Design Cinema, start of the top module:
module Cinema(input [17:0]SW, input clk, input rst, output reg [17:0]LEDR , input [3:0]KEY, output [7:0]HEX0,
			  output [7:0]HEX4, output [7:0]HEX5, output [7:0]HEX6, output [7:0]HEX7, output [7:0]HEX1, output [7:0]HEX2, output [7:0]HEX3);
Size: ~2300 cells after synthesis, about 190 flip-flops, ~110 I/O pins, ~0.018 sq mm of cells after synthesis.
export LEC_CHECK = 0
export CAP_MARGIN = 0
export CELL_PAD_IN_SITES_DETAIL_PLACEMENT = 2
export CELL_PAD_IN_SITES_GLOBAL_PLACEMENT = 1
export CORE_ASPECT_RATIO = 0.78
export CORE_MARGIN = 2
export CORE_UTILIZATION = 40
export CTS_CLUSTER_DIAMETER = 316
export CTS_CLUSTER_SIZE = 60
export GPL_ROUTABILITY_DRIVEN = 0
export GPL_TIMING_DRIVEN = 0
export HOLD_SLACK_MARGIN = 0.2
export MAX_ROUTING_LAYER = met5
export MIN_ROUTING_LAYER = met2
export SLEW_MARGIN = 20
create_clock -name core_clock -period 15.8 [get_ports {clk}]
run.sh (not shown) runs the stock make flow with config.mk's settings and CLKGATE_MAP_FILE=.
The first run finished but fails on negative setup slack.
Edit:
Settings changed: CELL_PAD_IN_SITES_DETAIL_PLACEMENT 2 to default, CTS_CLUSTER_SIZE 60 to 56, GPL_ROUTABILITY_DRIVEN 0 to default, HOLD_SLACK_MARGIN 0.2 to 0.06, MAX_ROUTING_LAYER met5 to default, MIN_ROUTING_LAYER met2 to default.
=> The new run completed, yet does not pass: negative setup slack; routed wire length shrinks by a quarter to a third; via count shrinks by a quarter to a third; design area shrinks slightly; die size stays the same; final cell count shrinks slightly; core utilization shrinks by 0.27 points; critical path depth is unchanged; setup slack gets better by 1.3 ns; global-route usage shrinks by 29 points; synthesized area stays the same.
Edit:
Settings changed: CAP_MARGIN 0 to 20, CELL_PAD_IN_SITES_GLOBAL_PLACEMENT 1 to default, CORE_ASPECT_RATIO 0.78 to default, CORE_UTILIZATION 40 to 43, CTS_CLUSTER_DIAMETER 316 to default, CTS_CLUSTER_SIZE 56 to default, GPL_TIMING_DRIVEN 0 to default, HOLD_SLACK_MARGIN 0.06 to default.
Clock period 15.8 ns to 14.2 ns, I/O delays scaled along.
The changed run completed, yet does not pass: negative setup slack.
Global-route usage drops by 3.0 points.
Non-clock buffer count is lower by 22.
Via count goes down by 2.1%.
Edit:
Settings changed: CORE_UTILIZATION 43 to 40.
Clock period 14.2 ns to 19.2 ns, I/O delays scaled along.
The changed run passed the timing, design-rule and antenna checks.
Worst hold slack gets better by 0.0050 ns.
Wire length fell by a few percent.
Cell area fell by a little under a tenth.
Flip-flop count stays the same.
Register-to-register slack gets better by 5.0 ns.
Worst setup slack gets better by 2.2 ns.
First-iteration DRC count fell by a few percent.
Edit:
Settings changed: CORE_UTILIZATION 40 to 61, CTS_CLUSTER_DIAMETER from default to 324, CTS_CLUSTER_SIZE from default to 98.
Clock period 19.2 ns to 14.2 ns, I/O delays scaled along.
Outcome: The changed run ran to the end with violations: negative setup slack; final cell count goes down by 1.6%; via count went up by 7.8%; clock-buffer cell count is unchanged; core utilization went up by 31 points; worst setup slack gets worse by 2.1 ns; final area rises by 10%.

* * *

Starting RTL as in the previous note.
==> flow/design.v (excerpt) <==
module Cinema(input [17:0]SW, input clk, input rst, output reg [17:0]LEDR , input [3:0]KEY, output [7:0]HEX0,
			  output [7:0]HEX4, output [7:0]HEX5, output [7:0]HEX6, output [7:0]HEX7, output [7:0]HEX1, output [7:0]HEX2, output [7:0]HEX3);
clock: 14.1 ns
lec_check: 0
abc_area: 1
cap_margin: 20
core_margin: 2
core_utilization: 72
cts_cluster_size: 37
hold_slack_margin: -0.08
place_density_lb_addon: 0.01
setup_slack_margin: 4.19
slew_margin: 20
tns_end_percent: 5
The baseline did not get past 5_1_grt.
Then changed:
- CTS_CLUSTER_SIZE: 37 -> not set
- SETUP_SLACK_MARGIN: 4.19 -> not set
- clock period: 14.1 -> 14.5 ns (I/O delays scaled with it)
After rerunning:
- The new run ended with an error in 5_1_grt
- die size stays the same
- synthesized area stays the same
- synthesized cell count does not change
Then changed:
- CTS_CLUSTER_DIAMETER: not set -> 170
- CTS_CLUSTER_SIZE: not set -> 98
- HOLD_SLACK_MARGIN: -0.08 -> not set
- PLACE_DENSITY_LB_ADDON: 0.01 -> not set
- TNS_END_PERCENT: 5 -> not set
- clock period: 14.5 -> 13.0 ns (I/O delays scaled with it)
Result: The new run aborted during 5_1_grt. Area after synthesis is unchanged. Die size stays the same. Synthesized cell count stays the same.
Then changed:
- CORE_UTILIZATION: 72 -> 61
- CTS_CLUSTER_DIAMETER: 170 -> 324
- TNS_END_PERCENT: not set -> 20
- clock period: 13.0 -> 10.6 ns (I/O delays scaled with it)
=> With this change the flow finished but failed the layout checks on setup timing. Synthesized cell count is unchanged. Die size rose by about a fifth. Area after synthesis stays the same.
Then changed:
- CORE_UTILIZATION: 61 -> 72
- CTS_CLUSTER_DIAMETER: 324 -> not set
- CTS_CLUSTER_SIZE: 98 -> 79
- HOLD_SLACK_MARGIN: not set -> 0.29
- PLACE_DENSITY_LB_ADDON: not set -> 0.01
- TNS_END_PERCENT: 20 -> not set
- clock period: 10.6 -> 14.3 ns (I/O delays scaled with it)
Outcome: Now the flow ended with an error in 5_1_grt. Die area decreases by 15%. Synthesized area stays the same. Synthesized cell count is unchanged.

* * *

== P ==
Starting RTL as in the previous note.
==> flow/config.mk <==
export PLATFORM = sky130hd
export DESIGN_NAME = Cinema
export DESIGN_NICKNAME = Cinema
export VERILOG_FILES = /design/flow/design.v
export SDC_FILE = /design/flow/constraint.sdc
export NUM_CORES = 4
export LEC_CHECK = 0
export ABC_AREA = 1
export CAP_MARGIN = 20
export CORE_MARGIN = 2
export CORE_UTILIZATION = 72
export CTS_CLUSTER_DIAMETER = 371
export CTS_CLUSTER_SIZE = 98
export SLEW_MARGIN = 20
export TNS_END_PERCENT = 5
==> flow/constraint.sdc <==
create_clock -name core_clock -period 10.8 [get_ports {clk}]
set_input_delay 2.1600 -clock core_clock [delete_from_list [all_inputs] [get_ports {clk}]]
set_output_delay 2.1600 -clock core_clock [all_outputs]
set_load 0.01 [all_outputs]
P did not finish; a tool error ended it in global routing.
[inputs] Q vs P
Settings: PLACE_DENSITY_LB_ADDON: unset -> 0.01; CTS_CLUSTER_SIZE: 98 -> unset; ABC_AREA: 1 -> unset; TNS_END_PERCENT: 5 -> unset; CTS_CLUSTER_DIAMETER: 371 -> unset; the clock period (ns, I/O delays scaled along): 10.8 -> 14.5.
- On Q: die width is 1.3% higher than what P gave.
- [flow] Q | stages: complete | final checks: fail | reason: setup timing
- P -> Q: placed cell area increased by a few percent
- In the metrics for Q and P, the one carrying the lower initial cell density of the core is Q.
Setup changes, Q to R
Settings: setting ABC_AREA to 1 for the first time; setting CTS_CLUSTER_DIAMETER to 233 for the first time; setting CTS_CLUSTER_SIZE to 73 for the first time; changing the clock period (ns, I/O delays scaled along) from 14.5 to 14.3.
Results
- No final results exist for R, since it was stopped by error GRT-0232 during global routing.
- Taking Q as 1.0, R lands at 1.11 on number of instances in the synthesized netlist.
- Total cell area reported by yosys after synthesis (R over Q): decrease, 2.7%
- Summary: with Q as the reference, post-synthesis cell area in R moved down by a few percent.
- Total core area on R is down relative to Q.
- Relative to Q, fraction of the yosys area taken by sequential cells has gone up in R.
- When R is measured against Q, its number of standard-cell rows in the floorplan turns out 1 lower.
Here is what was changed in the inputs of S compared with R.
Settings: CTS_CLUSTER_DIAMETER: 233 -> unset; ABC_AREA: 1 -> unset; CTS_CLUSTER_SIZE: 73 -> unset.
### Flow results
S finished all stages; however, its layout fails the closing checks, the failures being setup timing. The yosys stat cell total in S sits 9.7% below the value recorded for R. Compared to R, S was floorplanned on a bigger die. R → S: setup fix buffers added after clock tree synthesis dropped 110; post-synthesis chip area from yosys climbed 480 µm². Relative to R, synthesized area per cell has gone up in S. Compared with R, gate count of the mapped netlist in S decreased by a little under 10%. Diff R -> S: number of gates resized after cts -37; fraction of the yosys area taken by sequential cells went down by 0.58 points; synthesized-area fraction occupied by adder cells now sits lower; area of the core region increased by 710 µm² relative to the old numbers.
